==> design.v <==
module positive_edge_detector(
	clk,
	in,
	out
);
input clk;
input in;
output reg out;
reg in_delay;
always @ (posedge clk)
begin
	in_delay <= in;
end
always @ (posedge clk)
begin
	out <= in & ~in_delay;
end
endmodule
module data_reg #(
        parameter APB_DW = 8
)
(
        clk,
        rst,
        i_load,
        i_data,
        o_data
);
input                           clk;
input                           rst;
input                           i_load;
input [APB_DW - 1 : 0]          i_data;
output reg [APB_DW - 1 : 0]     o_data;
always @ (posedge clk, negedge rst)
begin
        if (rst == 1'b0) begin
                o_data <= 0;
        end else
        begin
                if(i_load == 1'b1) begin
                        o_data <= i_data;
                end
        end
end
endmodule
module demux #(
        parameter RATIO = 4,
        parameter logRATIO = 2
)
( 
        i_load, 
        i_load_sel, 
        o_load
);
input                   i_load;
input   [logRATIO-1:0]  i_load_sel;
output  [RATIO-1:0]     o_load; 
genvar i;
generate 
        for (i = 0; i < RATIO; i = i + 1) begin : demux_out 
                assign o_load[i] = i_load_sel == i ? i_load : 1'b0;
        end
endgenerate
endmodule
module hwdata_mux #(
        parameter AHB_DW = 32,
        parameter APB_DW = 8,
        parameter RATIO = 4,
        parameter logRATIO = 2
)
(
        in,
        sel,
        out
);
input [AHB_DW - 1 : 0]          in;
input [logRATIO - 1 : 0]        sel;
output [APB_DW - 1 : 0]         out;
wire [APB_DW - 1 : 0] in_partial [RATIO - 1 : 0];
genvar i;
generate
        for (i = 0; i < RATIO; i = i + 1) begin : mux_inputs
                assign in_partial[i] = in [(i + 1)*APB_DW - 1 : i*APB_DW];
        end
endgenerate
assign out = in_partial[sel];
endmodule
module hrdata_reg  #(
        parameter AHB_DW = 32,
        parameter APB_DW = 8
) 
(
        clk,
        rst,
        i_PRDATA,
        i_load,
        o_HRDATA
);
localparam RATIO = AHB_DW / APB_DW;
input                   clk;
input                   rst;
input [APB_DW - 1 : 0]  i_PRDATA;
input [RATIO - 1 : 0]   i_load;
output [AHB_DW - 1 : 0] o_HRDATA;
genvar i;
generate
        for (i = 0; i < RATIO; i = i + 1) begin : regs
                data_reg #(
                        .APB_DW(APB_DW)
                )
                r_data (
                        .clk(clk),
                        .rst(rst),
                        .i_load(i_load[i]),
                        .i_data(i_PRDATA),
                        .o_data(o_HRDATA[((i+1)*APB_DW - 1): i*APB_DW])
                );
        end
endgenerate
endmodule
module fifo_memory #(
        parameter AHB_AW = 32,
        parameter AHB_DW = 32,
        parameter FIFO_SIZE = 8
)
(
        clk,
        rst_n,
        i_haddr,
        i_hwdata,
        i_hsize,
        o_haddr,
        o_hwdata,
        o_hsize,
        o_fifo_full,
        o_fifo_empty,
        i_write,
        i_read
);
localparam FIFO_WIDTH = AHB_AW + AHB_DW + 3;
localparam logSIZE = clog2(FIFO_SIZE);
input                   clk;
input                   rst_n;
input [AHB_AW - 1 : 0]  i_haddr;
input [AHB_DW - 1 : 0]  i_hwdata;
input [2 : 0]           i_hsize;
input                   i_write;
input                   i_read;
output [AHB_AW - 1 : 0] o_haddr;
output [AHB_DW - 1 : 0] o_hwdata;
output [2 : 0]          o_hsize;
output reg              o_fifo_full;
output reg              o_fifo_empty;
reg [logSIZE : 0]               r_ptr_r;                                 
reg [logSIZE : 0]               w_ptr_r;                                 
reg [AHB_AW - 1 : 0]            fifo_mem_haddr_r [FIFO_SIZE - 1 : 0];    
reg [AHB_DW - 1 : 0]            fifo_mem_hwdata_r [FIFO_SIZE - 1 : 0];   
reg [2 : 0]                     fifo_mem_hsize_r [FIFO_SIZE - 1 : 0];    
wire    fifo_we_w;               
wire    fifo_re_w;               
wire    fifo_msb_comp_w;         
wire    pointer_equal_w;         
function integer clog2 (input integer n); 
integer j; 
begin 
        if(n > 1) begin
                n = n - 1;
                for (j = 0; n > 0; j = j + 1)        
                        n = n >> 1;
                clog2 = j;
        end else
        begin
                clog2 = 1;
        end
end
endfunction
assign fifo_msb_comp_w = w_ptr_r[logSIZE] ^ r_ptr_r[logSIZE];
assign fifo_we_w = (~o_fifo_full) & i_write;
assign fifo_re_w = (~o_fifo_empty) & i_read;
assign pointer_equal_w = (w_ptr_r[logSIZE - 1 : 0] - r_ptr_r [logSIZE - 1 : 0]) ? 1'b0 : 1'b1;
always @ (*)
begin
        o_fifo_full = fifo_msb_comp_w & pointer_equal_w;
        o_fifo_empty = (~fifo_msb_comp_w) & pointer_equal_w;
end 
always @ (posedge clk)
begin
        if(fifo_we_w) begin
                fifo_mem_haddr_r[w_ptr_r[logSIZE - 1 : 0]] <= i_haddr;
                fifo_mem_hwdata_r[w_ptr_r[logSIZE - 1 : 0]] <= i_hwdata;
                fifo_mem_hsize_r[w_ptr_r[logSIZE - 1 : 0]] <= i_hsize;
        end
end
assign o_haddr = fifo_mem_haddr_r[r_ptr_r[logSIZE - 1 : 0]];
assign o_hwdata = fifo_mem_hwdata_r[r_ptr_r[logSIZE - 1 : 0]];
assign o_hsize = fifo_mem_hsize_r[r_ptr_r[logSIZE - 1 : 0]];
always @ (posedge clk, negedge rst_n)
begin
        if (rst_n == 1'b0) begin
                r_ptr_r <= 0;
        end else
        begin
                if(fifo_re_w) begin
                        r_ptr_r <= r_ptr_r + 1'b1;
                end
        end
end
always @ (posedge clk, negedge rst_n)
begin
        if (rst_n == 1'b0) begin
                w_ptr_r <= 0;
        end else
        begin
                if(fifo_we_w) begin
                        w_ptr_r <= w_ptr_r + 1'b1;
                end
        end
end
endmodule
module internal_logic #(
        parameter AHB_AW = 32,
        parameter AHB_DW = 32
)
(
        hclk,
        rst_n,
        i_haddr_read,
        i_haddr_write,
        i_hsize_read,
        i_hsize_write,
        i_hready,
        o_haddr,
        o_hsize,
        i_fifo_empty,
        i_read_transfer,
        o_start_transfer
);
input hclk;
input rst_n;
input [AHB_AW - 1 : 0]  i_haddr_read;
input [AHB_AW - 1 : 0]  i_haddr_write;
input [2:0]             i_hsize_read;
input [2:0]             i_hsize_write;
input                   i_hready;
output [AHB_AW - 1 : 0] o_haddr;
output [2:0]            o_hsize;
input                   i_fifo_empty;
input                   i_read_transfer;
output                  o_start_transfer;
wire                    w_start_read_transfer;
wire                    w_start_write_transfer;
wire                    w_fifo_not_empty_detector;
wire                    w_start_read_transfer_detector;
wire                    w_start_write_transfer_detector;
reg                     r_hready_delay;
assign o_haddr = i_fifo_empty ? i_haddr_read : i_haddr_write;
assign o_hsize = i_fifo_empty ? i_hsize_read : i_hsize_write;
assign w_start_read_transfer = i_read_transfer & i_fifo_empty;
assign w_start_write_transfer = (r_hready_delay & (~i_fifo_empty)) | w_fifo_not_empty_detector;
always @ (posedge hclk)
begin
        r_hready_delay <= i_hready;
end
assign o_start_transfer = w_start_read_transfer_detector | w_start_write_transfer_detector;  
positive_edge_detector START_READ_TRANSFER(
        .clk(hclk),
        .in(w_start_read_transfer),
        .out(w_start_read_transfer_detector)
);
positive_edge_detector START_WRITE_TRANSFER(
        .clk(hclk),
        .in(w_start_write_transfer),
        .out(w_start_write_transfer_detector)
);
positive_edge_detector FIFO_NOT_EMPTY_DETECTOR(
        .clk(hclk),
        .in(~i_fifo_empty),
        .out(w_fifo_not_empty_detector)
);
endmodule
module ahb
#(
	parameter AHB_AW = 32,
	parameter AHB_DW = 32,
        parameter APB_DW = 8
)
(
	HCLK,				 
	HRESETn,			 
	i_HADDR,			 
	o_HADDR,			 
	i_HWRITE,			 
	i_HSIZE,			 
	o_HSIZE,			 
	o_HREADY,			 
	i_HREADY,			 
	i_HSEL,			         
	o_start_read_transfer, 	         
        o_start_write_transfer,          
        i_fifo_full,                     
        i_fifo_empty,                    
	i_HRESP,			 
	o_HRESP,			 
	i_HRDATA,		         
	o_HRDATA			 
);
input                   HCLK;
input                   HRESETn;
input [(AHB_AW-1):0]    i_HADDR;
input [2:0]             i_HSIZE;
input                   i_HWRITE;
input                   i_HREADY;
input                   i_HSEL;
input [(AHB_DW-1):0]    i_HRDATA;
input                   i_HRESP;
input                   i_fifo_full;
input                   i_fifo_empty;
output reg [(AHB_AW-1):0] o_HADDR;
output reg [2:0] o_HSIZE;
output reg o_start_read_transfer;
output reg o_start_write_transfer;
output reg o_HREADY;
output reg[(AHB_DW-1):0] o_HRDATA;
output o_HRESP;
localparam [1:0]
AHB_IDLE = 2'b00,
AHB_READ = 2'b01,
AHB_WRITE = 2'b10;
reg [1:0] r_current_state;
reg [1:0] r_next_state;
always @ (posedge HCLK, negedge HRESETn)
begin
	if(HRESETn == 0) begin
		r_current_state <= AHB_IDLE;
	end else
	begin
		r_current_state <= r_next_state;
	end
end
always @ (*)
begin
	r_next_state = r_current_state;
	case(r_current_state)
		AHB_IDLE: begin
			if (i_HSEL == 1'b1) begin 
				if (i_HWRITE == 1'b1) begin
                                        r_next_state = AHB_WRITE;
                                end else
                                begin
                                        r_next_state = AHB_READ;
                                end
			end
                end
		AHB_READ: begin
			if(i_HREADY == 1'b1 && i_fifo_empty == 1'b1) begin
                                if (i_HSEL == 1'b1) begin
                                        if (i_HWRITE == 1'b1) begin
                                                r_next_state = AHB_WRITE;
                                        end
                                end else
                                begin
                                        r_next_state = AHB_IDLE;
                                end
			end
		end
                AHB_WRITE: begin
                        if (i_fifo_full == 1'b0) begin
                                if (i_HSEL == 1'b0) begin
                                        r_next_state = AHB_IDLE;
                                end else
                                begin
                                        if (i_HWRITE == 1'b0) begin
                                                r_next_state = AHB_READ;
                                        end
                                end
                        end
                end
		default: begin
			r_next_state = AHB_IDLE;
		end
	endcase
end
always @ (*)
begin
	case(r_current_state)
		AHB_IDLE: begin
			o_start_read_transfer = 1'b0;
			o_HREADY = 1'b1;
                        o_start_write_transfer = 1'b0;
		end
		AHB_READ: begin
			o_HREADY = 1'b0;
			o_start_read_transfer = 1'b1;
                        o_start_write_transfer = 1'b0;
		end
                AHB_WRITE: begin
                        o_start_read_transfer = 1'b0;
                        o_start_write_transfer = 1'b1;
                        if (i_fifo_full == 1'b1) begin
                                o_HREADY = 1'b0;
                        end else
                        begin
                                o_HREADY = 1'b1;
                        end
                end
		default: begin
			o_start_read_transfer = 1'b0;
			o_HREADY = 1'b1;
                        o_start_write_transfer = 1'b0;
		end
	endcase
end
always @ (posedge HCLK, negedge HRESETn)
begin
        if(HRESETn == 1'b0) begin
		o_HADDR <= 0;
		o_HSIZE <= 0;
	end else
	begin
                if (o_HREADY == 1'b1 && i_HSEL == 1'b1) begin
                        o_HADDR <= i_HADDR;
			o_HSIZE <= i_HSIZE;
                end
	end
end
assign o_HRESP = i_HRESP;
always @ (*)
begin
        if(o_HSIZE < APB_DW) begin
                case(APB_DW)
			16: begin
                                if (o_HADDR[0] == 1'b1) begin
                                        o_HRDATA = {i_HRDATA[7:0],i_HRDATA[AHB_DW - 1 : 8]};
                                end else
                                begin
                                        o_HRDATA = i_HRDATA;
                                end
                        end
                        32: begin
                                case (o_HADDR[1:0])
                                        2'b00: begin
                                                o_HRDATA = i_HRDATA;
                                        end
                                        2'b01: begin
                                                o_HRDATA = {i_HRDATA[7:0],i_HRDATA[AHB_DW - 1 : 8]};
                                        end
                                        2'b10: begin
                                                o_HRDATA = {i_HRDATA[15:0],i_HRDATA[AHB_DW - 1 : 16]};
                                        end
                                        2'b11: begin
                                                o_HRDATA = {i_HRDATA[23:0],i_HRDATA[AHB_DW - 1 : 24]};
                                        end
                                        default: begin
                                                o_HRDATA = i_HADDR;
                                        end
                                endcase
                        end
                        default: begin
                                o_HRDATA = i_HRDATA;
                        end
                endcase
        end else
        begin
                o_HRDATA = i_HRDATA;
        end
end
endmodule
module apb
#(
        parameter AHB_AW = 32,
        parameter APB_AW = 32,
        parameter AHB_DW = 32,
        parameter APB_DW = 8
)
(
        PCLK,                    
        PRESETn,                 
        i_HADDR,                 
        i_HSIZE,                 
        i_HWDATA,                
        o_HRESP,                 
        o_HREADY,                
        i_start_transfer,        
        o_load,                  
        i_fifo_empty,            
        o_PADDR,                 
        o_PSEL,                  
        o_PENABLE,               
        o_PWRITE,                
        o_PWDATA,                
        i_PREADY,                
        i_PSLVERR                
);
localparam APB_DW_B = APB_DW / 8;        
localparam RATIO = AHB_DW / APB_DW;      
localparam logRATIO = clog2(RATIO);       
input [(AHB_AW-1):0]    i_HADDR;
input [2:0]             i_HSIZE;
input [AHB_DW - 1 : 0]  i_HWDATA;
input                   i_start_transfer;
output [RATIO - 1 : 0]  o_load;
input                   i_fifo_empty;
output o_HREADY;
output o_HRESP;
input PCLK;
input PRESETn;
input i_PREADY;
input i_PSLVERR;
output reg[(APB_AW-1):0] o_PADDR;
output reg o_PWRITE;
output reg o_PSEL;
output reg o_PENABLE;
output [(APB_DW - 1) : 0] o_PWDATA;
reg [7:0] r_cnt;
reg [7:0] r_hsize_byte_decoded;
reg [(logRATIO - 1):0] r_load_sel;
reg hready;
localparam [1:0]
APB_IDLE = 2'b00,
APB_SETUP = 2'b01,
APB_ACCESS = 2'b10;
reg [1:0] r_current_state;
reg [1:0] r_next_state;
function integer clog2 (input integer n); 
integer j; 
begin 
        if(n > 1) begin
                n = n - 1;
                for (j = 0; n > 0; j = j + 1)        
                        n = n >> 1;
                clog2 = j;
        end else
        begin
                clog2 = 1;
        end
end
endfunction
always @ (posedge PCLK, negedge PRESETn)
begin
        if(PRESETn == 0) begin
                r_current_state <= APB_IDLE;
        end else
        begin
                r_current_state <= r_next_state;
        end
end
always @ (*)
begin
        r_next_state = r_current_state;
        case(r_current_state)
                APB_IDLE: begin
                        if(i_start_transfer == 1'b1) begin
                                r_next_state = APB_SETUP;
                        end
                end
                APB_SETUP: begin
                        r_next_state = APB_ACCESS;
                end
                APB_ACCESS: begin
                        if(i_PREADY == 1'b1) begin
                                if(r_cnt == 0) begin
                                        r_next_state = APB_IDLE;
                                end else
                                begin
                                        r_next_state = APB_SETUP;
                                end
                        end
                end
                default: begin
                r_next_state = APB_IDLE;
                end
        endcase
end
always @ (*)
begin
        case(r_current_state)
                APB_IDLE: begin
                        hready = 1'b1;
                        o_PSEL = 1'b0;
                        o_PENABLE = 1'b0;
                end
                APB_SETUP: begin
                        hready = 1'b0;
                        o_PSEL = 1'b1;
                        o_PENABLE = 1'b0;
                end
                APB_ACCESS: begin
                        hready = 1'b0;
                        o_PSEL = 1'b1;
                        o_PENABLE = 1'b1;
                end
                default: begin
                        hready = 1'b1;
                        o_PSEL = 1'b0;
                        o_PENABLE = 1'b0;
                end
        endcase
end
always @ (*)
begin
        case(i_HSIZE)
                3'b000: begin
                        r_hsize_byte_decoded = 1;
                end
                3'b001: begin
                        r_hsize_byte_decoded = 2;
                end
                3'b010: begin
                        r_hsize_byte_decoded = 4;
                end
                3'b011: begin
                        r_hsize_byte_decoded = 8;
                end
                3'b100: begin
                        r_hsize_byte_decoded = 16;
                end
                3'b101: begin
                        r_hsize_byte_decoded = 32;
                end
                3'b110: begin
                        r_hsize_byte_decoded = 64;
                end
                3'b111: begin
                        r_hsize_byte_decoded = 128;
                end
                default: begin
                        r_hsize_byte_decoded = 4;
                end
        endcase
end
always @ (posedge PCLK, negedge PRESETn)
begin
        if(PRESETn == 1'b0) begin
                r_cnt <= 0;
                r_load_sel <= 0;
        end else
        begin
                case(r_current_state) 
                        APB_IDLE: begin
                                r_load_sel <= 0;
                                if(r_hsize_byte_decoded > APB_DW_B) begin
                                        r_cnt <= r_hsize_byte_decoded;
                                end else
                                begin
                                        r_cnt <= APB_DW_B;
                                end
                        end
                        APB_SETUP: begin
                                r_cnt <= r_cnt - APB_DW_B;
                        end
                        APB_ACCESS: begin
                                if (i_PREADY == 1'b1 && r_cnt > 0) begin
                                        r_load_sel <= r_load_sel + 1'b1;
                                end
                        end
                endcase
        end
end
always @ (posedge PCLK)
begin
        if (i_fifo_empty == 1'b1) begin
                o_PWRITE <= 1'b0;
        end else
        begin
                o_PWRITE <= 1'b1;
        end
end
always @ (posedge PCLK, negedge PRESETn)
begin
        if(PRESETn == 1'b0) begin
                o_PADDR <= 0;
        end else
        begin
                case(r_current_state)
                        APB_IDLE: begin
                                o_PADDR <= i_HADDR;  
                                case (APB_DW_B)
                                        2: begin
                                                o_PADDR [0] <= 1'b0;
                                        end
                                        4: begin
                                                o_PADDR [1:0] <= 2'b0;
                                        end
                                endcase
                        end
                        APB_ACCESS: begin
                                if (i_PREADY == 1'b1) begin
                                        o_PADDR <= o_PADDR + APB_DW_B;
                                end
                        end
                endcase
        end
end
assign o_HRESP = i_PSLVERR;
generate
        if(RATIO > 1) begin
                hwdata_mux #(
                        .AHB_DW(AHB_DW),
                        .APB_DW(APB_DW),
                        .RATIO(RATIO),
                        .logRATIO(logRATIO)
                )
                HWDATA_MUX(
                        .in(i_HWDATA),
                        .sel(r_load_sel),
                        .out(o_PWDATA)
                );
        end else
        begin
                assign o_PWDATA = i_HWDATA;
        end
endgenerate
demux #(
        .RATIO(RATIO),
        .logRATIO(logRATIO)
)
load_demux(
        .i_load(i_PREADY),
        .i_load_sel(r_load_sel),
        .o_load(o_load)
);
positive_edge_detector hready_detector(
        .clk(PCLK),
        .in(hready),
        .out(o_HREADY)
);
endmodule
module ahb_to_apb_bridge
#(
        parameter AHB_AW = 32,
        parameter APB_AW = 32,
        parameter AHB_DW = 32,
        parameter APB_DW = 8,
        parameter FIFO_SIZE = 8
)
(
        HCLK,        
        HRESETn,     
        HADDR,       
        HSIZE,       
        HWDATA,      
        HWRITE,      
        HRDATA,      
        HREADY,      
        HRESP,       
        HSELAPB,     
        PADDR,       
        PSEL,        
        PENABLE,     
        PWRITE,      
        PWDATA,      
        PRDATA,      
        PREADY,      
        PSLVERR      
);
localparam RATIO = AHB_DW / APB_DW;
input                   HCLK;
input                   HRESETn;
input [(AHB_AW-1):0]    HADDR;
input [2:0]             HSIZE;
input [(AHB_DW-1):0]    HWDATA;
input                   HWRITE;
input                   HSELAPB;
output [(AHB_DW-1):0]   HRDATA;
output                  HREADY;
output                  HRESP;
input [(APB_DW-1):0]    PRDATA;
input                   PREADY;
input                   PSLVERR;
output [(APB_AW-1):0]   PADDR;
output                  PSEL;
output                  PENABLE;
output                  PWRITE;
output [(APB_DW-1):0]   PWDATA;
wire                    w_hwrite_ahb_to_apb;
wire [AHB_DW - 1 : 0]   w_hrdata_apb_to_ahb;
wire [AHB_AW - 1 : 0]   w_haddr;
wire [2:0]              w_hsize;
wire                    w_hready;
wire                    w_fifo_empty;
wire                    w_fifo_full;
wire [AHB_DW - 1 : 0]   w_hrdata_hrdata_r_to_ahb;
wire                    w_hresp_apb_to_ahb;
wire                    w_read_transfer_ahb_to_internal_logic;
wire                    w_write_transfer_ahb_to_fifo;
wire [AHB_AW - 1 : 0]   w_haddr_fifo_to_internal_logic;
wire [AHB_DW - 1 : 0]   w_hwdata_fifo_to_apb;
wire [2:0]              w_hsize_fifo_to_internal_logic;
wire [AHB_AW - 1 : 0]   w_haddr_internal_logic_to_apb;
wire [2:0]              w_hsize_internal_logic_to_apb;
wire                    w_start_transfer_internal_logic_to_apb;
wire [RATIO - 1 : 0]    w_load_apb_to_hrdata_r;
ahb #(
        .AHB_AW(AHB_AW),
        .AHB_DW(AHB_DW),
        .APB_DW(APB_DW))
AHB (
        .HCLK(HCLK),
        .HRESETn(HRESETn),
        .i_HADDR(HADDR),
        .o_HADDR(w_haddr),
        .i_HSIZE(HSIZE),
        .o_HSIZE(w_hsize),
        .i_HWRITE(HWRITE),
        .i_HRDATA(w_hrdata_hrdata_r_to_ahb),
        .o_HRDATA(HRDATA),
        .i_HREADY(w_hready),
        .o_HREADY(HREADY),
        .i_HRESP(w_hresp_apb_to_ahb),
        .o_HRESP(HRESP),
        .i_HSEL(HSELAPB),
        .o_start_read_transfer(w_read_transfer_ahb_to_internal_logic),
        .o_start_write_transfer(w_write_transfer_ahb_to_fifo),
        .i_fifo_full(w_fifo_full),
        .i_fifo_empty(w_fifo_empty)
);
fifo_memory #(
        .AHB_AW(AHB_AW),
        .AHB_DW(AHB_DW),
        .FIFO_SIZE(FIFO_SIZE))
FIFO_MEMORY(
        .clk(HCLK),
        .rst_n(HRESETn),
        .i_haddr(w_haddr),
        .i_hwdata(HWDATA),
        .i_hsize(w_hsize),
        .o_haddr(w_haddr_fifo_to_internal_logic),
        .o_hwdata(w_hwdata_fifo_to_apb),
        .o_hsize(w_hsize_fifo_to_internal_logic),
        .o_fifo_full(w_fifo_full),
        .o_fifo_empty(w_fifo_empty),
        .i_write(w_write_transfer_ahb_to_fifo),
        .i_read(w_hready)
);
internal_logic #(
        .AHB_AW(AHB_AW),
        .AHB_DW(AHB_DW))
INTERNAL_LOGIC(
        .hclk(HCLK),
        .rst_n(HRESETn),
        .i_haddr_read(w_haddr),
        .i_haddr_write(w_haddr_fifo_to_internal_logic),
        .i_hsize_read(w_hsize),
        .i_hsize_write(w_hsize_fifo_to_internal_logic),
        .i_hready(w_hready),
        .o_haddr(w_haddr_internal_logic_to_apb),
        .o_hsize(w_hsize_internal_logic_to_apb),
        .i_fifo_empty(w_fifo_empty),
        .i_read_transfer(w_read_transfer_ahb_to_internal_logic),
        .o_start_transfer(w_start_transfer_internal_logic_to_apb)
); 
hrdata_reg #(
        .AHB_DW(AHB_DW),
        .APB_DW(APB_DW))
HRDATA_REG (
        .clk(HCLK),
        .rst(HRESETn),
        .i_PRDATA(PRDATA),
        .i_load(w_load_apb_to_hrdata_r),
        .o_HRDATA(w_hrdata_hrdata_r_to_ahb)
);
apb #(
        .AHB_AW(AHB_AW),
        .APB_AW(APB_AW),
        .AHB_DW(AHB_DW),
        .APB_DW(APB_DW))
APB (
        .PCLK(HCLK),                         
        .PRESETn(HRESETn),                   
        .i_HADDR(w_haddr_internal_logic_to_apb),             
        .i_HSIZE(w_hsize_internal_logic_to_apb),            
        .i_HWDATA(w_hwdata_fifo_to_apb),          
        .o_HRESP(w_hresp_apb_to_ahb),            
        .o_HREADY(w_hready),          
        .i_start_transfer(w_start_transfer_internal_logic_to_apb),    
        .i_fifo_empty(w_fifo_empty),
        .o_PADDR(PADDR),                       
        .o_PENABLE(PENABLE),                   
        .o_PSEL(PSEL),                         
        .i_PREADY(PREADY),                     
        .o_PWRITE(PWRITE),                     
        .i_PSLVERR(PSLVERR),                   
        .o_PWDATA(PWDATA),                     
        .o_load(w_load_apb_to_hrdata_r)
);
endmodule
==> run.sh <==
#!/bin/bash
# the make line also repeats each setting of config.mk as NAME=value (left out here)
make -C /OpenROAD-flow-scripts/flow DESIGN_CONFIG=/design/flow/config.mk WORK_HOME=/design/flow/orfs CLKGATE_MAP_FILE= finish
==> config.mk <==
export PLATFORM = sky130hd
export DESIGN_NAME = ahb_to_apb_bridge
export DESIGN_NICKNAME = ahb_to_apb_bridge
export VERILOG_FILES = /design/flow/design.v
export SDC_FILE = /design/flow/constraint.sdc
export NUM_CORES = 4
export LEC_CHECK = 0
export CAP_MARGIN = 0
export CORE_MARGIN = 2
export CORE_UTILIZATION = 72
export CTS_CLUSTER_DIAMETER = 387
export HOLD_SLACK_MARGIN = -0.09
export PLACE_DENSITY = 0.65
export SETUP_SLACK_MARGIN = -0.27
export SLEW_MARGIN = 20
export TNS_END_PERCENT = 80
==> constraint.sdc <==
create_clock -name core_clock -period 2.9 [get_ports {HCLK}]
set_input_delay 0.5800 -clock core_clock [delete_from_list [all_inputs] [get_ports {HCLK}]]
set_output_delay 0.5800 -clock core_clock [all_outputs]
set_load 0.01 [all_outputs]
==> results of run 1 <==
-- area by class of cell --
type | instances | area (µm²) | share of cell area, %
diodes | 2 | 5.00 | 0.0157
clock buffers | 74 | 1590 | 4.97
clock inverters | 39 | 428 | 1.34
inverters | 13 | 56.3 | 0.176
multi-input cells | 661 | 7120 | 22.3
flip-flops and latches | 668 | 19400 | 60.7
well taps | 468 | 586 | 1.84
repair buffers | 250 | 2760 | 8.66
-- per-layer routing --
layer | GRT usage [%] | vias up | wire (µm)
li1 | - | 6166 | -
met1 | 49.8 | 7753 | 23700
met2 | 57.1 | 1076 | 32700
met3 | 6.11 | 177 | 7230
met4 | 12.2 | 0 | 2070
met5 | 0 | - | 0
-- timing repair --
| action | 4_1_cts | 5_1_grt |
|---|---|---|
| setup endpoints to repair | 12 | 10 |
| hold buffers | 0 | 0 |
| gates resized | 53 | 9 |
| pin swaps | 8 | 5 |
| setup buffers | 8 | 2 |
| cloned | 0 | 1 |
-- metrics by stage --
stage / setup WS (ns) / hold slack (ns) / instances / total power, mW
detailed placement: -0.389 / 0.375 / 2052 / 15.2
CTS: -0.684 / -0.0577 / 2172 / 23.3
finish: -0.704 / -0.0605 / 2175 / 23.3
floorplan: -0.959 / 0.284 / 1418 / 13.2
global route: -0.694 / -0.0334 / 2174 / 24.0
global placement: -0.317 / 0.372 / 2052 / 15.0
==> results.toml, run 1 <==
# generated from flow reports
[clocking]
cts_buffers = 61
htree_levels = 2
cts.sinks = 668
clkLatencyLatePin_ns = 0.64
clockBufferDepth = 3
cts_root_buf = "clkbuf_16"
clkTransAtPathRegs_ns = 0.06
cts_tree = "built"

[logic_synthesis]
syn_nets = 1511
synth.top_cell.area_share_pct = 60.1
adder_share_pct = 0.561
edf_count = 536
ys_ff = 668
ys_sh_mux_pct = 16.6
synthXorXnorAreaFrac_pct = 1.27
synth.avg_cell_area_um2 = 18.9
ys.warnings.count = 7
yosys.area_share.aoi_pct = 3.69
ys_cells = 1418
simple_gate_share_pct = 3.95
topCellsByArea = "edfxtp_1 (60%), dfrtp_1 (11%), mux4_2 (11%), mux2_2 (2.6%), mux2_4 (1.7%)"
top_logic_kind = "multiplexers"
common_cells = "edfxtp_1 (536), mux4_2 (134), dfrtp_1 (121), nand2_1 (100), mux2_2 (63)"
ff_type = "edfxtp_1"
synthArstFlopShare_pct = 18.4
top_area_cell = "edfxtp_1"
top_cell = "edfxtp_1"
synth-seq-area-share_pct = 72.3
synth_cells = 1418
yosys-stat-area_um2 = 26800
synth_cell_types = 66
synth.cell_area_um2 = 26800

[cells_and_area]
fill_cells = 1417
nets = 1748
final_cell_area_um2 = 31900
area_growth_pct = 19.2
fin_util_pct = 87.2

[global_routing]
first_global_vias = 15800
grt_max_degree = 71
grt_antenna_before_repair = 2
grt_use_total_pct = 35.2
grt_pass1_wl_um = 98800
grt-ovfl-total = 0

[final_timing]
fin_ws_ns = -0.704
setup_viol = 57
rsz0062_at_grt = "true"
max-slew-margin-rel_pct = 30.3
clock.fmax_ghz = 0.277
finalCritPeriodShare_pct = 124
worst_slew_pin_slew_ns = 1.04
holdWs_ns = -0.0605
slew_viol_final = 0
period_minus_slack_ns = 3.60
finClkSkew_ns = 0.0423
setup-tns-final_ns = -5.35
hold_violations = 51

[floorplanning]
die_x_um = 197
die_h_um = 197
row_count = 70
core_area_um2 = 36600
fp_util_pct = 73.2
dieArea_um2 = 38800
io_pins = 158

[power_and_ir_drop]
vdd_drop_max_mv = 0.831
share_comb_of_total_power_pct = 14.9
p_int_mw = 17.4
p_switching_mw = 5.92
comb_power_mw = 3.49
powerClk_mw = 8.25
power_leakage_nw = 10.7
power_frac_clock_pct = 35.3
top_power_group = "registers"
powerSeq_mw = 11.6
swShare_pct = 25.4
p_seq_share_pct = 49.7
p_per_area_nw_per_um2 = 732

[critical_path]
cp-start-kind = "flop"
rr_worst_depth = 11
cp_common_cell = "buf_6"
crit_type = "flop to primary output"
crit_fanout = 6
path_cells = "buf_6, buf_6, mux4_2, mux2_4, a222oi_1, buf_4, mux2i_1, buf_2"
cp_num_buf_inv = 4
worstPathArrival_ns = 3.02
cp-startpoint = "FIFO_MEMORY.r_ptr_r[0]$_DFFE_PN0P_"
rr_startpoint = "FIFO_MEMORY.r_ptr_r[0]$_DFFE_PN0P_"
cp.depth = 8
required_ns = 2.32
rr_endpoint = "FIFO_MEMORY.fifo_mem_haddr_r[0][27]$_DFFE_PP_"
slowest_delay_ns = 0.54
endpoint = "PWDATA[0]"
ff2ff_setup_slack_ns = -0.02
path_delay_family = "multiplexers"
end_kind = "primary output"
cp_slowest_cell = "dfrtp_4"

[routing]
routedWlPerCell_um = 30.2
vias_per_cell = 6.98
drt_iter0_drc = 1903
wl_um = 65700
drc_errors = 0
num_vias = 15200
ant_nets = 0
first_pass_iters = 5

[run]
tool_warnings = 38
drv_cap = 0

[place]
place.gp.congestion = 0.865
portBuffers = 155
dpl_cell_area_um2 = 29800
dpl.hpwl_um = 37200

[outcome]
status = "finished with violations"
check.faults = "negative hold slack, negative setup slack"

[hold_path]
min_path_type = "input pin to asynchronous set/reset pin"
==> run 2: changes to the inputs <==
CAP_MARGIN = 20   (was 0)
CORE_ASPECT_RATIO = 1.9   (was unset)
CORE_UTILIZATION = 40   (was 72)
CTS_CLUSTER_DIAMETER = unset   (was 387)
CTS_CLUSTER_SIZE = 92   (was unset)
HOLD_SLACK_MARGIN = 0.27   (was -0.09)
PLACE_DENSITY = unset   (was 0.65)
SETUP_SLACK_MARGIN = unset   (was -0.27)
TNS_END_PERCENT = unset   (was 80)
clock period = 5.91 ns   (was 2.9 ns; I/O delays follow)
==> run 2 against run 1 <==
  * Now clean on timing, DRC and antenna
  * Critical path depth fell by 2
  * Clock power decreased by 54%
  * Non-clock buffer count decreased by 69
  * Via count decreased by 9.7%
  * Critical endpoint unchanged
==> results.toml, run 2 <==
# generated from flow reports
[floorplanning]
io_pins = 158
die_h_um = 361
die_x_um = 192
dieArea_um2 = 69100
fp_util_pct = 40.5
row_count = 130
core_area_um2 = 66200

[final_timing]
setup_viol = 0
hold_violations = 0
clock.fmax_ghz = 0.199
finClkSkew_ns = 0.0225
rsz0062_at_grt = "false"
holdWs_ns = 0.379
max-slew-margin-rel_pct = 38.2
setup-tns-final_ns = 0
finalCritPeriodShare_pct = 85.1
period_minus_slack_ns = 5.03
slew_viol_final = 0
fin_ws_ns = 0.880
worst_slew_pin_slew_ns = 0.927

[logic_synthesis]
top_cell = "edfxtp_1"
top_area_cell = "edfxtp_1"
yosys.area_share.aoi_pct = 3.69
common_cells = "edfxtp_1 (536), mux4_2 (134), dfrtp_1 (121), nand2_1 (100), mux2_2 (63)"
ff_type = "edfxtp_1"
syn_nets = 1511
yosys-stat-area_um2 = 26800
topCellsByArea = "edfxtp_1 (60%), dfrtp_1 (11%), mux4_2 (11%), mux2_2 (2.6%), mux2_4 (1.7%)"
synthXorXnorAreaFrac_pct = 1.27
simple_gate_share_pct = 3.95
ys_cells = 1418
synth_cells = 1418
ys.warnings.count = 7
synth-seq-area-share_pct = 72.3
ys_sh_mux_pct = 16.6
top_logic_kind = "multiplexers"
edf_count = 536
ys_ff = 668
synthArstFlopShare_pct = 18.4
synth.cell_area_um2 = 26800
synth_cell_types = 66
adder_share_pct = 0.561
synth.top_cell.area_share_pct = 60.1
synth.avg_cell_area_um2 = 18.9

[power_and_ir_drop]
swShare_pct = 25.0
top_power_group = "registers"
power_leakage_nw = 10.1
p_int_mw = 8.31
comb_power_mw = 1.62
p_seq_share_pct = 51.2
p_switching_mw = 2.77
vdd_drop_max_mv = 0.281
powerClk_mw = 3.79
p_per_area_nw_per_um2 = 354
powerSeq_mw = 5.67
power_frac_clock_pct = 34.2
share_comb_of_total_power_pct = 14.6

[routing]
ant_nets = 0
drt_iter0_drc = 719
first_pass_iters = 5
drc_errors = 0
routedWlPerCell_um = 25.4
wl_um = 63300
num_vias = 13700
vias_per_cell = 5.49

[critical_path]
cp-start-kind = "flop"
path_delay_family = "multiplexers"
rr_endpoint = "FIFO_MEMORY.fifo_mem_haddr_r[3][5]$_DFFE_PP_"
worstPathArrival_ns = 3.85
ff2ff_setup_slack_ns = 2.06
cp_num_buf_inv = 2
endpoint = "PWDATA[0]"
slowest_delay_ns = 0.90
path_cells = "buf_12, mux4_2, mux2_2, a222oi_1, mux2i_1, clkdlybuf4s50_1"
cp.depth = 6
rr_worst_depth = 8
rr_startpoint = "FIFO_MEMORY.r_ptr_r[0]$_DFFE_PN0P_"
end_kind = "primary output"
cp-startpoint = "FIFO_MEMORY.r_ptr_r[0]$_DFFE_PN0P_"
cp_slowest_cell = "dfrtp_4"
crit_type = "flop to primary output"
required_ns = 4.73
crit_fanout = 36

[place]
place.gp.congestion = 0.788
pre_cts_slack_ns = 1.50
dp_cells = 2381
portBuffers = 155
dpl_cell_area_um2 = 29300
dpl.hpwl_um = 38300

[clocking]
cts.sinks = 668
clkTransAtPathRegs_ns = 0.06
clkLatencyLatePin_ns = 0.65
clockBufferDepth = 3
htree_levels = 2
cts_setup_buffers = 0
cts_tree = "built"
cts_repair_resize_count = 0
cts_hold_buffers = 0
cts_buffers = 60
cts_root_buf = "clkbuf_16"

[global_routing]
grt_use_total_pct = 18.7
first_global_vias = 14700
grt_max_degree = 75
grt-ovfl-total = 0
grt_pass1_wl_um = 94500
grt_antenna_before_repair = 0

[cells_and_area]
finalNonFillerCells = 2495
regArea_um2 = 19400
fill_cells = 5553
comb_area_um2 = 7040
nets = 1678
area_growth_pct = 16.7
final_cell_area_um2 = 31300

[outcome]
status = "complete, no violations"

[hold_path]
min_to = "INTERNAL_LOGIC.START_WRITE_TRANSFER.out$_DFF_P_"
whs_path_depth = 1
min_path_type = "flop to flop"
hold_start = "INTERNAL_LOGIC.START_WRITE_TRANSFER.in_delay$_DFF_P_"

[run]
tool_warnings = 31
drv_cap = 0
[run 2: layout make-up]
cell class                 count  area share [%]
clock inverter                30           0.769
clock buffer                  82            5.30
sequential                   668            62.0
inverter                      13           0.164
timing repair buffer         181            5.79
antenna                        2          0.0160
multi-input combinational    661            22.5
tap                          858            3.44
[run 2: through the flow]
stage	total power, mW	util [%]
global placement	7.34	44.3
finish	11.1	47.2
floorplan	6.47	-
detailed placement	7.39	44.3
CTS	11.2	47.2
global route	11.5	47.2
[run 2: layer usage]
metal	vias up	GRT usage, %	share of wire, %
met5	-	0	0
met4	0	5.29	2.3
met3	83	3.95	5.6
met2	329	34.3	54
met1	7270	21.6	38
li1	6021	-	-
==> run 3: changes to the inputs <==
CORE_ASPECT_RATIO = unset   (was 1.9)
CORE_UTILIZATION = 72   (was 40)
CTS_CLUSTER_SIZE = unset   (was 92)
HOLD_SLACK_MARGIN = 0.24   (was 0.27)
SETUP_SLACK_MARGIN = 0.88   (was unset)
clock period = 3.29 ns   (was 5.91 ns; I/O delays follow)
==> run 3 against run 2 <==
  * The flow now stops in global routing
  * Die size fell by 44%
  * Synthesized cell count did not move
  * Synthesized area did not move
==> results.toml, run 3 <==
# yosys + openroad results
[outcome]
status = "aborted with a tool error"
failed_stage = "global routing"
stop_error = "[ERROR DPL-0033] detailed placement checks failed during check placement."

[place]
dpl.hpwl_um = 34100
dp_cells = 2027
place.gp.congestion = 0.834
portBuffers = 155
dpl_cell_area_um2 = 29400

[clocking]
clockBufferDepth = 3
cts_root_buf = "clkbuf_16"
htree_levels = 3
cts_buffers = 66
cts.sinks = 668

[logic_synthesis]
ff_type = "edfxtp_1"
synth_cells = 1418
ys.warnings.count = 7
synthXorXnorAreaFrac_pct = 1.27
syn_nets = 1511
top_area_cell = "edfxtp_1"
synth.cell_area_um2 = 26800
topCellsByArea = "edfxtp_1 (60%), dfrtp_1 (11%), mux4_2 (11%), mux2_2 (2.6%), mux2_4 (1.7%)"
top_logic_kind = "multiplexers"
synth.avg_cell_area_um2 = 18.9
ys_sh_mux_pct = 16.6
top_cell = "edfxtp_1"
synth.top_cell.area_share_pct = 60.1
edf_count = 536
simple_gate_share_pct = 3.95
adder_share_pct = 0.561
ys_cells = 1418
synth-seq-area-share_pct = 72.3
yosys.area_share.aoi_pct = 3.69
synth_cell_types = 66
synthArstFlopShare_pct = 18.4
yosys-stat-area_um2 = 26800
common_cells = "edfxtp_1 (536), mux4_2 (134), dfrtp_1 (121), nand2_1 (100), mux2_2 (63)"
ys_ff = 668

[floorplanning]
die_h_um = 197
core_area_um2 = 36600
dieArea_um2 = 38800
fp_util_pct = 73.2
io_pins = 158
die_x_um = 197
row_count = 70
==> run 3: what timing repair did <==
item / in CTS
endpoints found under the setup margin: 633
hold endpoints to repair: 67
buffers inserted: 37
gates resized: 100
hold buffers: 1
gates cloned: 15
pin swaps: 22
==> run 3: per-stage QoR <==
stage / utilization [%] / hold slack, ns / setup WS, ns / power [mW]
3_3_place_gp: 80.2 / 0.370 / -0.173 / 13.2
4_1_cts: 88.6 / 0.388 / -0.437 / 20.6
3_5_place_dp: 80.2 / 0.374 / -0.262 / 13.2
2_1_floorplan: - / 0.362 / -0.568 / 11.6
==> run 4: changes to the inputs <==
HOLD_SLACK_MARGIN = 0.29   (was 0.24)
SETUP_SLACK_MARGIN = -0.32   (was 0.88)
clock period = 4.21 ns   (was 3.29 ns; I/O delays follow)
==> run 4 against run 3 <==
  * The layout now fails its checks (negative setup slack)
  * Die size unchanged
  * Synthesized cell count unchanged
  * Synthesized area unchanged
==> results.toml, run 4 <==
# generated from flow reports
[outcome]
status = "finished with violations"
check.faults = "negative setup slack"

[critical_path]
cp-start-kind = "flop"
endpoint = "PWDATA[4]"
end_kind = "primary output"
rr_endpoint = "FIFO_MEMORY.fifo_mem_hwdata_r[2][13]$_DFFE_PP_"
cp-startpoint = "FIFO_MEMORY.r_ptr_r[1]$_DFFE_PN0P_"
cp.depth = 5
worstPathArrival_ns = 3.53
slowest_delay_ns = 0.96
cp_num_buf_inv = 1
path_delay_family = "flip-flops"
required_ns = 3.37
rr_startpoint = "FIFO_MEMORY.r_ptr_r[1]$_DFFE_PN0P_"
crit_fanout = 58
rr_worst_depth = 8
cp_slowest_cell = "dfrtp_4"
ff2ff_setup_slack_ns = 0.49
crit_type = "flop to primary output"
path_cells = "mux4_2, mux2_2, a222oi_1, mux2i_1, clkdlybuf4s50_1"

[routing]
drc_errors = 0
met1_length_um = 23300
ant_nets = 0
routedWlPerCell_um = 29.0
wl_um = 61500
dr_wl_met3_um = 5480
num_vias = 14500
highest_layer = "met4"
drt_iter0_drc = 1600
dr_wl_met2_um = 31100
first_pass_iters = 6
vias_per_cell = 6.84

[power_and_ir_drop]
p_per_area_nw_per_um2 = 518
share_comb_of_total_power_pct = 13.8
power_frac_clock_pct = 36.6
top_power_group = "registers"
p_seq_share_pct = 49.6
power_leakage_nw = 10.3
powerSeq_mw = 7.99
swShare_pct = 24.5
comb_power_mw = 2.23
p_int_mw = 12.2
p_switching_mw = 3.94
vdd_drop_max_mv = 0.426
powerClk_mw = 5.91

[global_routing]
grt_use_total_pct = 33.0
grt_antenna_before_repair = 1
first_global_vias = 15200
grt-ovfl-total = 0
grt_pass1_wl_um = 92900
grt_max_degree = 78

[clocking]
htree_levels = 3
cts_setup_buffers = 0
cts_hold_buffers = 0
clkLatencyLatePin_ns = 0.59
cts_buffers = 66
cts_tree = "built"
cts_repair_resize_count = 0
clockBufferDepth = 3
cts.sinks = 668
clkTransAtPathRegs_ns = 0.06
cts_root_buf = "clkbuf_16"

[place]
portBuffers = 155
pre_cts_slack_ns = 0.424
place.gp.congestion = 0.856
dpl.hpwl_um = 33400

[final_timing]
finClkSkew_ns = 0.0172
clock.fmax_ghz = 0.229
period_minus_slack_ns = 4.37
setup_viol = 8
hold_violations = 0
fin_ws_ns = -0.162
finalCritPeriodShare_pct = 104
slew_viol_final = 0
setup-tns-final_ns = -0.778
max-slew-margin-rel_pct = 42.3
worst_slew_pin_slew_ns = 0.866

[logic_synthesis]
edf_count = 536
synth_cells = 1418
synth_cell_types = 66
adder_share_pct = 0.561
ys_ff = 668
simple_gate_share_pct = 3.95
synthXorXnorAreaFrac_pct = 1.27
top_cell = "edfxtp_1"
yosys.area_share.aoi_pct = 3.69
top_logic_kind = "multiplexers"
synth.top_cell.area_share_pct = 60.1
ys_sh_mux_pct = 16.6
syn_nets = 1511
top_area_cell = "edfxtp_1"
synth-seq-area-share_pct = 72.3
ff_type = "edfxtp_1"
synth.cell_area_um2 = 26800
topCellsByArea = "edfxtp_1 (60%), dfrtp_1 (11%), mux4_2 (11%), mux2_2 (2.6%), mux2_4 (1.7%)"
yosys-stat-area_um2 = 26800
ys_cells = 1418
synth.avg_cell_area_um2 = 18.9
ys.warnings.count = 7
common_cells = "edfxtp_1 (536), mux4_2 (134), dfrtp_1 (121), nand2_1 (100), mux2_2 (63)"
synthArstFlopShare_pct = 18.4

[floorplanning]
row_count = 70
fp_util_pct = 73.2
die_h_um = 197
die_x_um = 197
core_area_um2 = 36600
dieArea_um2 = 38800
io_pins = 158

[cells_and_area]
area_growth_pct = 16.3
fill_cells = 1576
nets = 1693

[hold_path]
min_path_type = "input pin to asynchronous set/reset pin"

[run]
drv_cap = 0
tool_warnings = 34
## run 4: area by class of cell
class / count / area, µm² / share of cell area [%]
multi-input cells: 661 / 7040 / 22.6
clock buffers: 97 / 1980 / 6.37
flip-flops and latches: 668 / 19400 / 62.2
diodes: 1 / 2.50 / 0.00803
well taps: 468 / 586 / 1.88
inverters: 13 / 51.3 / 0.165
repair buffers: 190 / 1920 / 6.18
clock inverters: 23 / 184 / 0.591
## run 4: through the flow
stage	std cells	power [mW]	area (µm²)	util (%)	hold WS, ns
2_1_floorplan	1418	9.08	26800	-	0.367
3_3_place_gp	2000	10.2	29000	79.1	0.373
3_5_place_dp	2000	10.3	29000	79.1	0.375
4_1_cts	2120	16.1	31100	85.1	0.299
5_1_grt	2120	16.6	31100	85.1	0.331
6_report	2121	16.1	31100	85.1	0.286
## run 4: per-layer routing
layer,vias to the layer above,global-route usage [%]
li1,6053,-
met1,7474,45.7
met4,0,10.9
met5,-,0
met2,853,54.7
met3,131,5.66
==> run 5: changes to the inputs <==
ABC_AREA = 0   (was unset)
CORE_UTILIZATION = 40   (was 72)
GPL_TIMING_DRIVEN = 1   (was unset)
HOLD_SLACK_MARGIN = 0.09   (was 0.29)
SETUP_SLACK_MARGIN = unset   (was -0.32)
clock period = 3.27 ns   (was 4.21 ns; I/O delays follow)
==> run 5 against run 4 <==
  * Sequential share of layout area shrank 3.6 points
  * Largest power group unchanged
  * Synthesized cell count unchanged
  * Setup slack got worse by 0.14 ns
  * Still fails the layout checks on negative setup slack
==> results.toml, run 5 <==
# generated from flow reports
[logic_synthesis]
synthArstFlopShare_pct = 18.4
synth-seq-area-share_pct = 72.3
ys.warnings.count = 7
common_cells = "edfxtp_1 (536), mux4_2 (134), dfrtp_1 (121), nand2_1 (100), mux2_2 (63)"
synth.avg_cell_area_um2 = 18.9
synthXorXnorAreaFrac_pct = 1.27
syn_nets = 1511
synth.top_cell.area_share_pct = 60.1
yosys-stat-area_um2 = 26800
ys_sh_mux_pct = 16.6
topCellsByArea = "edfxtp_1 (60%), dfrtp_1 (11%), mux4_2 (11%), mux2_2 (2.6%), mux2_4 (1.7%)"
synth_cell_types = 66
synth_cells = 1418
synth.cell_area_um2 = 26800
yosys.area_share.aoi_pct = 3.69
top_cell = "edfxtp_1"
edf_count = 536
ff_type = "edfxtp_1"
ys_ff = 668
top_area_cell = "edfxtp_1"
simple_gate_share_pct = 3.95
top_logic_kind = "multiplexers"
ys_cells = 1418
adder_share_pct = 0.561

[power_and_ir_drop]
power_leakage_nw = 11.0
swShare_pct = 24.6
powerClk_mw = 8.10
p_seq_share_pct = 47.9
comb_power_mw = 3.02
power_frac_clock_pct = 37.9
p_switching_mw = 5.25
top_power_group = "registers"
vdd_drop_max_mv = 0.396
p_per_area_nw_per_um2 = 646
share_comb_of_total_power_pct = 14.2
powerSeq_mw = 10.2
p_int_mw = 16.1

[final_timing]
max-slew-margin-rel_pct = 30.3
slew_viol_final = 0
fin_ws_ns = -0.301
finalCritPeriodShare_pct = 109
worst_slew_pin_slew_ns = 1.04
period_minus_slack_ns = 3.57
clock.fmax_ghz = 0.280
finClkSkew_ns = 0.0292
rsz0062_at_grt = "true"
hold_violations = 0
setup-tns-final_ns = -1.98
setup_viol = 9
holdWs_ns = 0.387

[critical_path]
endpoint = "PWDATA[3]"
cp.depth = 8
end_kind = "primary output"
cp-startpoint = "FIFO_MEMORY.r_ptr_r[0]$_DFFE_PN0P_"
path_cells = "buf_12, buf_8, mux4_2, mux2_2, a222oi_1, buf_4, mux2i_4, buf_6"
path_delay_family = "multiplexers"
worstPathArrival_ns = 2.92
crit_fanout = 7
ff2ff_setup_slack_ns = 0.38
slowest_delay_ns = 0.49
rr_endpoint = "FIFO_MEMORY.fifo_mem_hwdata_r[0][24]$_DFFE_PP_"
cp-start-kind = "flop"
required_ns = 2.62
rr_startpoint = "FIFO_MEMORY.r_ptr_r[0]$_DFFE_PN0P_"
cp_slowest_cell = "dfrtp_4"
rr_worst_depth = 9
crit_type = "flop to primary output"
cp_num_buf_inv = 4

[clocking]
clkLatencyLatePin_ns = 0.61
cts_buffers = 72
cts_tree = "built"
clockBufferDepth = 3
htree_levels = 3
cts.sinks = 668
cts_root_buf = "clkbuf_16"
clkTransAtPathRegs_ns = 0.06

[routing]
routedWlPerCell_um = 23.7
drc_errors = 0
first_pass_iters = 7
ant_nets = 0
wl_um = 61600
vias_per_cell = 5.41
num_vias = 14100
drt_iter0_drc = 1239

[floorplanning]
io_pins = 158
fp_util_pct = 40.6
die_h_um = 263
row_count = 94
die_x_um = 263
core_area_um2 = 66000
dieArea_um2 = 69000

[cells_and_area]
area_growth_pct = 23.4
regArea_um2 = 19400
comb_area_um2 = 7140
finalNonFillerCells = 2603
fill_cells = 5354
nets = 1773

[global_routing]
grt-ovfl-total = 0
grt_max_degree = 63
grt_use_total_pct = 18.1
first_global_vias = 14800
grt_pass1_wl_um = 94200
grt_antenna_before_repair = 5

[place]
portBuffers = 155
place.gp.congestion = 0.810
dp_cells = 2446
dpl.hpwl_um = 38200

[run]
drv_cap = 0
tool_warnings = 34

[outcome]
status = "finished with violations"
check.faults = "negative setup slack"

[hold_path]
whs_path_depth = 1
min_to = "INTERNAL_LOGIC.START_WRITE_TRANSFER.out$_DFF_P_"
hold_start = "INTERNAL_LOGIC.START_WRITE_TRANSFER.in_delay$_DFF_P_"
min_path_type = "flop to flop"
==> run 5: cell type report <==
class | instances | share of cell area, %
Clock buffer | 90 | 6.00
Inverter | 13 | 0.170
Sequential cell | 668 | 58.6
Timing Repair Buffer | 264 | 9.19
Antenna cell | 1 | 0.00757
Multi-Input combinational cell | 661 | 21.6
Tap cell | 864 | 3.27
Clock inverter | 42 | 1.16
==> run 5: through the flow <==
step	worst slack [ns]	total power [mW]	instance area, µm²	util (%)
global placement	-0.142	13.4	30400	46.0
CTS	-0.386	21.6	33000	50.0
global route	-0.427	22.2	33000	50.1
finish	-0.301	21.4	33100	50.1
floorplan	-0.591	11.7	26900	-
detailed placement	-0.145	13.4	30400	46.0
==> run 5: routing by layer <==
metal	wire, µm	share of wire [%]	up-vias	global-route usage [%]
met4	1230	2.0	8	4.61
met2	29900	48	401	29.6
met5	55	0.089	-	0
met3	3530	5.7	90	3.94
met1	26900	44	7347	24.9
li1	-	-	6244	-
==> run 5: timing repair <==
| item | CTS | global route |
|---|---|---|
| endpoints found under the setup margin | 9 | 9 |
| resized | 58 | 5 |
| hold endpoints to repair | 57 | 0 |
| pin swaps | 9 | 7 |
| gates cloned | 3 | 0 |
| hold buffers | 1 | 0 |
| buffers inserted | 17 | 7 |
==> run 6: changes to the inputs <==
ABC_AREA = 1   (was 0)
CORE_UTILIZATION = 72   (was 40)
CTS_CLUSTER_DIAMETER = 352   (was unset)
CTS_CLUSTER_SIZE = 31   (was unset)
GPL_TIMING_DRIVEN = unset   (was 1)
HOLD_SLACK_MARGIN = unset   (was 0.09)
PLACE_DENSITY = 0.79   (was unset)
SETUP_SLACK_MARGIN = -0.27   (was unset)
clock period = 2.9 ns   (was 3.27 ns; I/O delays follow)
==> run 6 against run 5 <==
  * Still fails the layout checks on negative setup slack
  * Non-clock buffer count shrank 18
  * First-iteration DRC count is 130% higher
  * Critical path depth up 1
  * Clock power fell by 45%
  * Worst hold slack got worse by 0.38 ns
  * Sequential cell count unchanged
  * Largest cell class unchanged
  * Sequential power is 29% higher
  * Setup slack better by 0.0054 ns
==> results.toml, run 6 <==
# generated from flow reports
[critical_path]
endpoint = "PWDATA[2]"
path_cells = "buf_12, bufbuf_16, o21ai_2, o21ai_1, o211ai_1, nand2_2, nor2_4, nor2_2, buf_2"
rr_worst_depth = 12
cp-start-kind = "flop"
crit_fanout = 20
slowest_delay_ns = 0.54
cp.depth = 9
path_delay_family = "buffers and inverters"
required_ns = 2.32
cp_num_buf_inv = 3
rr_endpoint = "APB.o_PADDR[23]$_DFFE_PN0P_"
cp_slowest_cell = "dfrtp_4"
worstPathArrival_ns = 2.62
rr_startpoint = "FIFO_MEMORY.r_ptr_r[0]$_DFFE_PN0P_"
ff2ff_setup_slack_ns = -0.02
end_kind = "primary output"
crit_type = "flop to primary output"
cp-startpoint = "FIFO_MEMORY.r_ptr_r[0]$_DFFE_PN0P_"

[cells_and_area]
fin_util_pct = 82.6
nets = 2806
fill_cells = 2166
final_cell_area_um2 = 31800
area_growth_pct = 13.3

[place]
pre_cts_slack_ns = -0.0936
portBuffers = 155
dpl.hpwl_um = 44800
dpl_cell_area_um2 = 30800
place.gp.congestion = 0.910

[global_routing]
grt_use_met3_pct = 6.56
grt_max_degree = 119
grtUsageMet2_pct = 57.9
grtUsageMet1_pct = 51.6
grt_pass1_wl_um = 112000
grt_use_total_pct = 36.2
grt_antenna_before_repair = 1
first_global_vias = 20000
grt-ovfl-total = 0
busiest_layer = "met2"

[routing]
vias_per_cell = 6.30
wl_um = 73300
first_pass_iters = 8
num_vias = 20500
ant_nets = 0
drc_errors = 0
routedWlPerCell_um = 22.6
antenna_cells_inserted = 0
drt_iter0_drc = 2835

[power_and_ir_drop]
p_per_area_nw_per_um2 = 973
top_power_group = "combinational logic"
power_leakage_nw = 11.9
power_frac_clock_pct = 14.4
p_switching_mw = 12.7
powerSeq_mw = 13.2
p_seq_share_pct = 42.7
share_comb_of_total_power_pct = 42.9
powerClk_mw = 4.46
p_int_mw = 18.3
comb_power_mw = 13.3
vdd_drop_max_mv = 0.727
swShare_pct = 40.8

[floorplanning]
dieArea_um2 = 40600
row_count = 72
die_h_um = 202
core_area_um2 = 38600
die_x_um = 202
fp_util_pct = 72.9
io_pins = 158

[outcome]
check.faults = "negative setup slack"
status = "finished with violations"

[logic_synthesis]
ys_sh_mux_pct = 0.107
top_logic_kind = "simple AND/OR/NAND/NOR gates"
synth.top_cell.area_share_pct = 57.3
yosys-stat-area_um2 = 28100
common_cells = "nand2_1 (570), edfxtp_1 (536), nor2_1 (396), o21ai_0 (273), nand3_1 (138)"
ys.warnings.count = 7
ys_cells = 2573
syn_nets = 2666
simple_gate_share_pct = 17.0
edf_count = 536
yosys.area_share.aoi_pct = 9.18
top_cell = "nand2_1"
ff_type = "edfxtp_1"
topCellsByArea = "edfxtp_1 (57%), dfrtp_1 (11%), nand2_1 (7.6%), nor2_1 (5.3%), o21ai_0 (4.9%)"
synth.cell_area_um2 = 28100
adder_share_pct = 0.534
synthArstFlopShare_pct = 18.4
synth_cells = 2573
synth-seq-area-share_pct = 68.9
ys_ff = 668
top_area_cell = "edfxtp_1"
synthXorXnorAreaFrac_pct = 0.410
synth_cell_types = 44
synth.avg_cell_area_um2 = 10.9

[hold_path]
min_path_type = "input pin to asynchronous set/reset pin"

[final_timing]
max-slew-margin-rel_pct = 31.9
period_minus_slack_ns = 3.20
finClkSkew_ns = 0.0228
finalCritPeriodShare_pct = 110
rsz0062_at_grt = "true"
hold_violations = 0
setup-tns-final_ns = -2.29
worst_slew_pin_slew_ns = 1.02
slew_viol_final = 0
fin_ws_ns = -0.296
setup_viol = 26
clock.fmax_ghz = 0.313

[clocking]
htree_levels = 1
cts_root_buf = "clkbuf_16"
cts_buffers = 25
cts_hold_buffers = 0
cts_tree = "built"
clkTransAtPathRegs_ns = 0.12
cts.sinks = 668
clockBufferDepth = 3
clkLatencyLatePin_ns = 0.62

[run]
drv_cap = 0
tool_warnings = 39
## run 6: final cells by class
type	instances	area [µm²]	share of cell area, %
clock inverter	2	25.0	0.0786
timing repair inverter	2	22.5	0.0707
multi-input combinational	1660	7910	24.8
timing repair buffer	246	2730	8.57
inverter	110	450	1.41
sequential	668	19400	60.8
clock buffer	44	697	2.19
tap	518	648	2.04
## run 6: what timing repair did
| action | in CTS | in global routing |
|---|---|---|
| endpoints found under the setup margin | 9 | 9 |
| pin swaps | 27 | 29 |
| setup buffers | 8 | 9 |
| gates cloned | 3 | 2 |
| resized | 66 | 56 |
## run 6: metal layers
metal,part of all wire [%],wire (µm),vias up
met1,38,27600,9835
met4,2.9,2160,2
met3,12,8600,168
li1,-,-,9147
met2,48,35000,1323
met5,0.015,11,-
## run 6: through the flow
| stage | std cells | hold WS [ns] | total power [mW] |
|---|---|---|---|
| 2_1_floorplan | 2573 | 0.284 | 20.5 |
| 3_3_place_gp | 3190 | 0.372 | 25.1 |
| 3_5_place_dp | 3190 | 0.374 | 25.7 |
| 4_1_cts | 3247 | 0.0235 | 30.4 |
| 5_1_grt | 3250 | 0.0434 | 32.5 |
| 6_report | 3250 | 0.0107 | 31.0 |
==> run 7: changes to the inputs <==
ABC_AREA = unset   (was 1)
CTS_CLUSTER_DIAMETER = unset   (was 352)
CTS_CLUSTER_SIZE = unset   (was 31)
PLACE_DENSITY = unset   (was 0.79)
SETUP_SLACK_MARGIN = unset   (was -0.27)
clock period = 4.78 ns   (was 2.9 ns; I/O delays follow)
==> run 7 against run 6 <==
  * Now clean on timing, DRC and antenna
  * Sequential share of layout area up 1.3 points
  * Critical path depth decreased by 3
  * Die size fell by 4.6%
  * Sequential cell count stayed put
  * Synthesized area decreased by 4.7%
  * Final cell count down 35%
  * Worst hold slack better by 0.39 ns
  * Critical endpoint unchanged
  * Largest cell class unchanged
  * Highest routed layer unchanged
==> results.toml, run 7 <==
# generated from flow reports
[final_timing]
rsz0062_at_grt = "false"
worst_slew_pin_slew_ns = 0.935
clock.fmax_ghz = 0.222
period_minus_slack_ns = 4.51
fin_ws_ns = 0.268
finClkSkew_ns = 0.0303
setup_viol = 0
setup-tns-final_ns = 0
hold_violations = 0
slew_viol_final = 0
finalCritPeriodShare_pct = 94.4
max-slew-margin-rel_pct = 37.7

[cells_and_area]
area_growth_pct = 16.4
fin_util_pct = 85.2
comb_area_um2 = 7040
nets = 1691
fill_cells = 1607
regArea_um2 = 19400

[critical_path]
worstPathArrival_ns = 3.56
ff2ff_setup_slack_ns = 1.25
crit_type = "flop to primary output"
cp.depth = 6
cp_num_buf_inv = 2
cp_slowest_cell = "dfrtp_4"
cp-startpoint = "FIFO_MEMORY.r_ptr_r[1]$_DFFE_PN0P_"
rr_worst_depth = 8
rr_endpoint = "FIFO_MEMORY.fifo_mem_haddr_r[0][30]$_DFFE_PP_"
required_ns = 3.82
rr_startpoint = "FIFO_MEMORY.r_ptr_r[1]$_DFFE_PN0P_"
path_delay_family = "buffers and inverters"
endpoint = "PWDATA[2]"
path_cells = "buf_4, mux4_2, mux2_2, a222oi_1, mux2i_1, clkdlybuf4s50_1"
crit_fanout = 32
cp-start-kind = "flop"
end_kind = "primary output"
slowest_delay_ns = 0.75

[place]
portBuffers = 155
place.gp.congestion = 0.847
pre_cts_slack_ns = 0.814
dpl.hpwl_um = 31900

[logic_synthesis]
top_cell = "edfxtp_1"
edf_count = 536
synth-seq-area-share_pct = 72.3
synthArstFlopShare_pct = 18.4
ys_sh_mux_pct = 16.6
synth.avg_cell_area_um2 = 18.9
synth_cells = 1418
top_logic_kind = "multiplexers"
common_cells = "edfxtp_1 (536), mux4_2 (134), dfrtp_1 (121), nand2_1 (100), mux2_2 (63)"
topCellsByArea = "edfxtp_1 (60%), dfrtp_1 (11%), mux4_2 (11%), mux2_2 (2.6%), mux2_4 (1.7%)"
ys_ff = 668
synthXorXnorAreaFrac_pct = 1.27
top_area_cell = "edfxtp_1"
ys_cells = 1418
syn_nets = 1511
yosys-stat-area_um2 = 26800
ys.warnings.count = 7
synth.cell_area_um2 = 26800
synth.top_cell.area_share_pct = 60.1
ff_type = "edfxtp_1"
adder_share_pct = 0.561
simple_gate_share_pct = 3.95
yosys.area_share.aoi_pct = 3.69
synth_cell_types = 66

[clocking]
cts_hold_buffers = 0
cts_root_buf = "clkbuf_16"
htree_levels = 3
cts_setup_buffers = 0
clockBufferDepth = 3
cts_tree = "built"
cts_repair_resize_count = 0
cts_buffers = 66
cts.sinks = 668
clkTransAtPathRegs_ns = 0.06
clkLatencyLatePin_ns = 0.61

[global_routing]
grt_pass1_wl_um = 93300
first_global_vias = 15400
grt_max_degree = 71
grt-ovfl-total = 0
grt_antenna_before_repair = 2
grt_use_total_pct = 33.1

[floorplanning]
core_area_um2 = 36600
row_count = 70
fp_util_pct = 73.2
die_h_um = 197
die_x_um = 197
io_pins = 158
dieArea_um2 = 38800

[power_and_ir_drop]
share_comb_of_total_power_pct = 13.8
p_int_mw = 10.8
power_frac_clock_pct = 37.5
comb_power_mw = 1.98
power_leakage_nw = 10.3
p_seq_share_pct = 48.8
powerClk_mw = 5.40
top_power_group = "registers"
finalPower_mw = 14.4
vdd_drop_max_mv = 0.419
powerSeq_mw = 7.02
swShare_pct = 24.8
p_switching_mw = 3.57
p_per_area_nw_per_um2 = 462

[routing]
drc_errors = 0
num_vias = 14600
ant_nets = 0
vias_per_cell = 6.87
routedWlPerCell_um = 28.8
wl_um = 61100
first_pass_iters = 5
drt_iter0_drc = 1635

[hold_path]
hold_start = "INTERNAL_LOGIC.START_WRITE_TRANSFER.in_delay$_DFF_P_"
min_path_type = "flop to flop"
whs_path_depth = 1
min_to = "INTERNAL_LOGIC.START_WRITE_TRANSFER.out$_DFF_P_"

[run]
tool_warnings = 34
drv_cap = 0

[outcome]
status = "complete, no violations"
## run 7: area by class of cell
class                      count  share of cell area [%]
sequential                   668                    62.1
multi-input combinational    661                    22.6
timing repair buffer         188                    6.00
clock buffer                  83                    5.90
tap                          468                    1.88
clock inverter                38                    1.34
inverter                      13                   0.165
antenna                        1                 0.00802
## run 7: per-layer routing
layer	share of wire [%]	track usage, %	wire length [µm]	vias up
li1	-	-	-	6052
met3	9.4	6.50	5770	161
met2	50	53.2	30700	937
met5	0.026	0	16	-
met1	37	46.0	22700	7406
met4	3.1	12.8	1900	2
## run 7: stage by stage
stage                     hold WS [ns]  instance area, µm²  instances
after floorplan                  0.367               26800       1418
after global placement           0.373               28900       1996
after detailed placement         0.375               28900       1996
after CTS                        0.403               31200       2117
after global routing             0.408               31200       2119
final                            0.401               31200       2120
No activity file was given, so power comes from the tool's default toggle rates.
